==> flow/design.v (excerpt) <==
module top (
    input  logic        clk,
    input  logic        reset,
    input  logic [31:0] instr,
    output logic [31:0] result
);
Size: roughly 13000 cells after synthesis, about 800 flip-flops, roughly 110000 um2 of cells after synthesis.
export LEC_CHECK = 0
export CAP_MARGIN = 20
export CORE_MARGIN = 2
export CORE_UTILIZATION = 71
export HOLD_SLACK_MARGIN = -0.09
export SLEW_MARGIN = 20
create_clock -name core_clock -period 193.0 [get_ports {clk}]
run.sh (not shown) runs the stock make flow with config.mk's settings and CLKGATE_MAP_FILE=.
The baseline died in clock tree synthesis (4_1_cts) (DPL-0033).
Rerun with:
--- a/flow/config.mk
+++ b/flow/config.mk
@@ -7,6 +7,9 @@
 export LEC_CHECK = 0
-export CAP_MARGIN = 20
+export CAP_MARGIN = 5
+export CELL_PAD_IN_SITES_GLOBAL_PLACEMENT = 0
 export CORE_MARGIN = 2
-export CORE_UTILIZATION = 71
-export HOLD_SLACK_MARGIN = -0.09
+export CORE_UTILIZATION = 65
+export CTS_CLUSTER_DIAMETER = 351
+export MAX_ROUTING_LAYER = met5
 export SLEW_MARGIN = 20
+export TNS_END_PERCENT = 5
==> flow/constraint.sdc (replaced) <==
create_clock -name core_clock -period 171.0 [get_ports {clk}]
set_input_delay 34.2000 -clock core_clock [delete_from_list [all_inputs] [get_ports {clk}]]
set_output_delay 34.2000 -clock core_clock [all_outputs]
set_load 0.01 [all_outputs]
Effect: The new run did not get past global routing (5_1_grt) with GRT-0116; synthesized cell count is unchanged; die area rose by 9.1%; synthesized area is unchanged.
Rerun with:
==> flow/config.mk (replaced) <==
export PLATFORM = sky130hd
export DESIGN_NAME = top
export DESIGN_NICKNAME = top
export VERILOG_FILES = /design/flow/design.v
export SDC_FILE = /design/flow/constraint.sdc
export NUM_CORES = 4
export LEC_CHECK = 0
export CAP_MARGIN = 35
export CELL_PAD_IN_SITES_DETAIL_PLACEMENT = 1
export CELL_PAD_IN_SITES_GLOBAL_PLACEMENT = 0
export CORE_ASPECT_RATIO = 1.51
export CORE_MARGIN = 2
export CORE_UTILIZATION = 43
export CTS_CLUSTER_DIAMETER = 399
export GPL_TIMING_DRIVEN = 0
export MAX_ROUTING_LAYER = met4
export PLACE_DENSITY_LB_ADDON = 0.07
export SETUP_SLACK_MARGIN = -1.6
export SLEW_MARGIN = 20
==> flow/constraint.sdc (replaced) <==
create_clock -name core_clock -period 143.0 [get_ports {clk}]
set_input_delay 28.6000 -clock core_clock [delete_from_list [all_inputs] [get_ports {clk}]]
set_output_delay 28.6000 -clock core_clock [all_outputs]
set_load 0.01 [all_outputs]
After rerunning: The changed run finished but failed the layout checks on setup timing; synthesized area does not change; die area came out higher by 51%; synthesized cell count does not change.
Rerun with:
==> flow/config.mk (replaced) <==
export PLATFORM = sky130hd
export DESIGN_NAME = top
export DESIGN_NICKNAME = top
export VERILOG_FILES = /design/flow/design.v
export SDC_FILE = /design/flow/constraint.sdc
export NUM_CORES = 4
export LEC_CHECK = 0
export ABC_AREA = 0
export CAP_MARGIN = 20
export CELL_PAD_IN_SITES_DETAIL_PLACEMENT = 1
export CELL_PAD_IN_SITES_GLOBAL_PLACEMENT = 1
export CORE_MARGIN = 2
export CORE_UTILIZATION = 61
export CTS_CLUSTER_DIAMETER = 397
export CTS_CLUSTER_SIZE = 17
export GPL_ROUTABILITY_DRIVEN = 0
export GPL_TIMING_DRIVEN = 0
export MIN_ROUTING_LAYER = met1
export SETUP_SLACK_MARGIN = 5.0
export SLEW_MARGIN = 20
export TNS_END_PERCENT = 25
==> flow/constraint.sdc (replaced) <==
create_clock -name core_clock -period 250.0 [get_ports {clk}]
set_input_delay 50.0000 -clock core_clock [delete_from_list [all_inputs] [get_ports {clk}]]
set_output_delay 50.0000 -clock core_clock [all_outputs]
set_load 0.01 [all_outputs]
This time the run did not get past global routing (5_1_grt); synthesized cell count does not change; area after synthesis stays the same; die area went down by 29%.

v32:
top again, from the RTL that the note above started with.
==> flow/config.mk <==
export PLATFORM = sky130hd
export DESIGN_NAME = top
export DESIGN_NICKNAME = top
export VERILOG_FILES = /design/flow/design.v
export SDC_FILE = /design/flow/constraint.sdc
export NUM_CORES = 4
export LEC_CHECK = 0
export CAP_MARGIN = 20
export CORE_MARGIN = 2
export CORE_UTILIZATION = 11
export SLEW_MARGIN = 20
==> flow/constraint.sdc <==
create_clock -name core_clock -period 258.0 [get_ports {clk}]
set_input_delay 51.6000 -clock core_clock [delete_from_list [all_inputs] [get_ports {clk}]]
set_output_delay 51.6000 -clock core_clock [all_outputs]
set_load 0.01 [all_outputs]
What v19 does differently from v32 at the input level:
- swapping 11 for 40 in CORE_UTILIZATION
- swapping 258.0 for 240.0 in the clock period (ns, I/O delays scaled along)
Results
Every stage of the flow completed for v19, and the final layout passed the timing, design-rule and antenna checks. Sort v19 and v32 by via count of the first global-routing pass asc -> top: v19. v19 against v32; total of clock buffers placed in the layout is up by more than 10%. v19 vs v32, met3 routed wirelength went down by about 7%.
Inputs modified between v19 and v42:
- a change of CORE_UTILIZATION from 40 to 59
## What came out
Relative to v19, horizontal die dimension has decreased by about 18% in v42.
v19 reached the end of the flow, and the finished layout is clean on the timing, design-rule and antenna checks.
v42 finished end to end and its layout was clean on timing, DRC and antenna.
In v42, wire length of the first global-routing pass is higher than in v19.
Global-route met1 utilization: v42 > v19
Relative to v19, minimum clock period has gone up in v42.
[v42 vs v19] area of all placed cells without fillers: lower in v42
Against v19, v42 reports a pre-CTS setup slack that is lower.
Edits applied to the flow inputs when going from v42 to v39:
- MAX_ROUTING_LAYER: unset -> met5
- CELL_PAD_IN_SITES_GLOBAL_PLACEMENT: unset -> 0
- PLACE_DENSITY_LB_ADDON: unset -> 0.07
- CORE_UTILIZATION: 59 -> 58
- CTS_CLUSTER_DIAMETER: unset -> 28
- the clock period (ns, I/O delays scaled along): 240.0 -> 181.0
--- outcome ---
What ended v39 was a tool error in 5_1_grt; the run never finished. [compare] base=v42 new=v39: cell count after placement grew by about 26%; total of cells resized after clock tree synthesis shows an increase of 270; total die size went up; area inside the core boundary increased about 1.5%.
[inputs] v8 vs v39
- CTS_CLUSTER_DIAMETER removed (was 28)
- MAX_ROUTING_LAYER removed (was met5)
- CELL_PAD_IN_SITES_GLOBAL_PLACEMENT removed (was 0)
- PLACE_DENSITY_LB_ADDON removed (was 0.07)
- CORE_UTILIZATION changed from 58 to 40
- the clock period (ns, I/O delays scaled along) changed from 181.0 to 250.0
Findings:
- v8: all stages complete, timing, DRC and antenna checks passed
- Post-placement cell area is higher on v39
- Per the comparison of v8 with v39, worst slack at placement went up; number of distinct standard cells referenced by the synthesized netlist comparable.
- Between v8 and v39, the count of library flops with an enable pin does not differ in any meaningful way.
- From v8 to v39, synthesized cell count did not move at all.
- Summary of v8 over v39: number of resized instances in the post-cts repair step went down; area of the die went up.
